## run 1
## systolic_array
module systolic_array #(
  parameter integer ARRAY_N               = 4,
  parameter integer ARRAY_M               = 2,
  parameter integer PMAX                  = 8,
  parameter integer PMIN                  = 2,
  parameter integer ACT_WIDTH             = ARRAY_N * PMAX * (PMAX/PMIN),
  parameter integer WGT_WIDTH             = ARRAY_M * ARRAY_N * PMAX * (PMAX/PMIN),
  parameter integer ACCUMULATOR_WIDTH     = 4 * PMAX,
  parameter integer OUT_WIDTH             = ARRAY_M * ACCUMULATOR_WIDTH,
  parameter integer MODE_WIDTH            = $clog2(PMAX/PMIN) * 2
) (
  input  wire                               clk,
  input  wire                               reset,
  input  wire                               out_valid,
  input  wire                               acc_clear,
  input  wire        [ ACT_WIDTH  -1 : 0 ]  activation_in,
  input  wire        [ WGT_WIDTH  -1 : 0 ]  weight_in,
  input  wire        [ MODE_WIDTH -1 : 0 ]  mode,
  output wire        [ OUT_WIDTH  -1 : 0 ]  activation_out,
  output wire                               activation_valid
);
  localparam integer MULT_IN_WIDTH = PMAX * PMAX / PMIN;
  localparam integer MULT_OUT_WIDTH = 2 * PMAX;
  localparam integer ADDER_OUT_WIDTH = 2 * PMAX + $clog2(ARRAY_N);
  localparam integer SYSTOLIC_OUT_WIDTH = ADDER_OUT_WIDTH * ARRAY_M;
  wire        [ OUT_WIDTH          -1 : 0 ]  accumulator_out;
  wire        [ SYSTOLIC_OUT_WIDTH -1 : 0 ]  systolic_out;
  wire        [ ARRAY_M            -1 : 0 ]  systolic_out_valid;
  wire        [ ARRAY_M            -1 : 0 ]  _systolic_out_valid;
  wire        [ ARRAY_M            -1 : 0 ]  systolic_acc_clear;
  wire        [ ARRAY_M            -1 : 0 ]  _systolic_acc_clear;
  ...
Size in the first run: roughly 9700 cells after synthesis, roughly 460 I/O pins.
export LEC_CHECK = 0
export CAP_MARGIN = 20
export CORE_ASPECT_RATIO = 0.64
export CORE_MARGIN = 2
export CORE_UTILIZATION = 60
export CTS_CLUSTER_SIZE = 61
export MAX_ROUTING_LAYER = met4
export PLACE_DENSITY_LB_ADDON = 0.02
export SETUP_SLACK_MARGIN = 0.37
export SLEW_MARGIN = 35
export TNS_END_PERCENT = 5
create_clock -name core_clock -period 6.04 [get_ports {clk}]
run.sh (not shown) runs the stock make flow with config.mk's settings and CLKGATE_MAP_FILE=.
Final checks on run 1, whose flow otherwise completed, came back failing, citing setup timing.
#### Input delta (run 2 over run 1)
- MAX_ROUTING_LAYER: met4 -> unset
- SLEW_MARGIN: 35 -> 20
- CTS_CLUSTER_SIZE: 61 -> unset
- CORE_ASPECT_RATIO: 0.64 -> unset
- SETUP_SLACK_MARGIN: 0.37 -> unset
- TNS_END_PERCENT: 5 -> unset
- PLACE_DENSITY_LB_ADDON: 0.02 -> unset
- CORE_UTILIZATION: 60 -> 62
- the clock period (ns, I/O delays scaled along): 6.04 -> 9.12
### Flow results
Run 2 leaves more setup margin than run 1.
The final report for run 2 shows a completed flow and a layout that fails verification, specifically setup timing.
Comparing run 1 and run 2, total negative setup slack is lower on run 1.
Share of the final layout cell area in multi-input gates: run 2 vs run 1 up 0.91 points
On die size, the lower figure sits with run 2, not run 1.
As of run 2, count of routing violations after the opening detailed-route iteration had fallen slightly compared to run 1.
Measured slew at the worst slew-check pin ended up 0.38 ns higher on run 2 than on run 1.
Comparing run 1 and run 2, non-clock buffer count is lower on run 2.
Final HPWL from detailed placement improves in run 2 relative to run 1.
Here is what was changed in the inputs of run 3 compared with run 2.
- swapping 62 for 40 in CORE_UTILIZATION
- swapping 9.12 for 10.9 in the clock period (ns, I/O delays scaled along)
[summary]
Run 3 finished all stages; the layout is clean. Total setup violations reported at the end of the flow, run 2 and run 3: lower on run 3. Side by side, non-clock buffer count turned out lower in run 3 than in run 2. Going from run 2 to run 3, adder-cell area share of the yosys netlist ~0 delta; wire length -about 8%; cell area -9.5%; share of the core filled by cells before placement -22 points. Run 3 against run 2: worst slew margin relative to its limit went up by 17 points; worst setup slack picked up an extra 1.13 ns. Looking at master of the slowest instance on the critical path, the sky130_fd_sc_hd__xnor2_1 result is from run 2; the sky130_fd_sc_hd__fa_1 one comes from run 3.


## rev 12
Starting RTL as in the previous note.
clock: 4.82 ns
lec_check: 0
cap_margin: 20
core_margin: 2
core_utilization: 72
place_density: 0.38
slew_margin: 20
Rev 12 terminated abnormally: 4_1_cts reported DPL-0033.
Here is what was changed in the inputs of rev 13 compared with rev 12.
Settings: removing PLACE_DENSITY (formerly 0.38); changing CORE_UTILIZATION from 72 to 27; changing the clock period (ns, I/O delays scaled along) from 4.82 to 10.9.
--- outcome ---
- Changes observed in rev 13 relative to rev 12: number of core rows went up by about 64%, standard cell core area went up by about 170%.
- Compared with rev 12, die span in x in rev 13 increased by more than half.
- Netlist area before placement came out exactly the same in rev 13 and rev 12.
- Compared with rev 12, in rev 13 post-place instance area lost about 4.5%, total die size increased 160%, final estimated routing congestion in global placement fell 0.13, number of primary I/O pins now sits at about the same level.
- Across rev 12 and rev 13, a clean result was obtained everywhere but in rev 12.
- Flow for rev 12 halted at 4_1_cts, error code DPL-0033.


Starting RTL as in the previous note.
Settings: LEC_CHECK=0, CAP_MARGIN=20, CORE_MARGIN=2, CORE_UTILIZATION=67, SLEW_MARGIN=20; clock period 9.73 ns.
The first run died in global routing, error GRT-0232.
Change:
--- a/flow/config.mk
+++ b/flow/config.mk
@@ -9,3 +9,5 @@
 export CORE_MARGIN = 2
-export CORE_UTILIZATION = 67
+export CORE_UTILIZATION = 72
+export CTS_CLUSTER_SIZE = 36
+export SETUP_SLACK_MARGIN = 1.05
 export SLEW_MARGIN = 20
==> flow/constraint.sdc (replaced) <==
create_clock -name core_clock -period 10.6 [get_ports {clk}]
set_input_delay 2.1200 -clock core_clock [delete_from_list [all_inputs] [get_ports {clk}]]
set_output_delay 2.1200 -clock core_clock [all_outputs]
set_load 0.01 [all_outputs]
Outcome: The new run did not get past global routing on GRT-0116. Die size went down by 6.9%. Synthesized area is unchanged. Synthesized cell count does not change.
Change:
--- a/flow/config.mk
+++ b/flow/config.mk
@@ -10,4 +10,4 @@
 export CORE_UTILIZATION = 72
-export CTS_CLUSTER_SIZE = 36
-export SETUP_SLACK_MARGIN = 1.05
+export CTS_CLUSTER_DIAMETER = 234
+export SETUP_SLACK_MARGIN = 2.49
 export SLEW_MARGIN = 20
==> flow/constraint.sdc (replaced) <==
create_clock -name core_clock -period 8.61 [get_ports {clk}]
set_input_delay 1.7220 -clock core_clock [delete_from_list [all_inputs] [get_ports {clk}]]
set_output_delay 1.7220 -clock core_clock [all_outputs]
set_load 0.01 [all_outputs]
Result:
- The new run did not get past clock tree synthesis (DPL-0038)
- area after synthesis is unchanged
- synthesized cell count does not change
- die size is unchanged
Change:
--- a/flow/config.mk
+++ b/flow/config.mk
@@ -9,5 +9,4 @@
 export CORE_MARGIN = 2
-export CORE_UTILIZATION = 72
-export CTS_CLUSTER_DIAMETER = 234
-export SETUP_SLACK_MARGIN = 2.49
+export CORE_UTILIZATION = 58
+export SETUP_SLACK_MARGIN = 2.0
 export SLEW_MARGIN = 20
==> flow/constraint.sdc (replaced) <==
create_clock -name core_clock -period 7.98 [get_ports {clk}]
set_input_delay 1.5960 -clock core_clock [delete_from_list [all_inputs] [get_ports {clk}]]
set_output_delay 1.5960 -clock core_clock [all_outputs]
set_load 0.01 [all_outputs]
After rerunning: The changed run reached the layout checks and failed them: setup timing. Synthesized cell count does not change. Synthesized area does not change. Die size goes up by 24%.
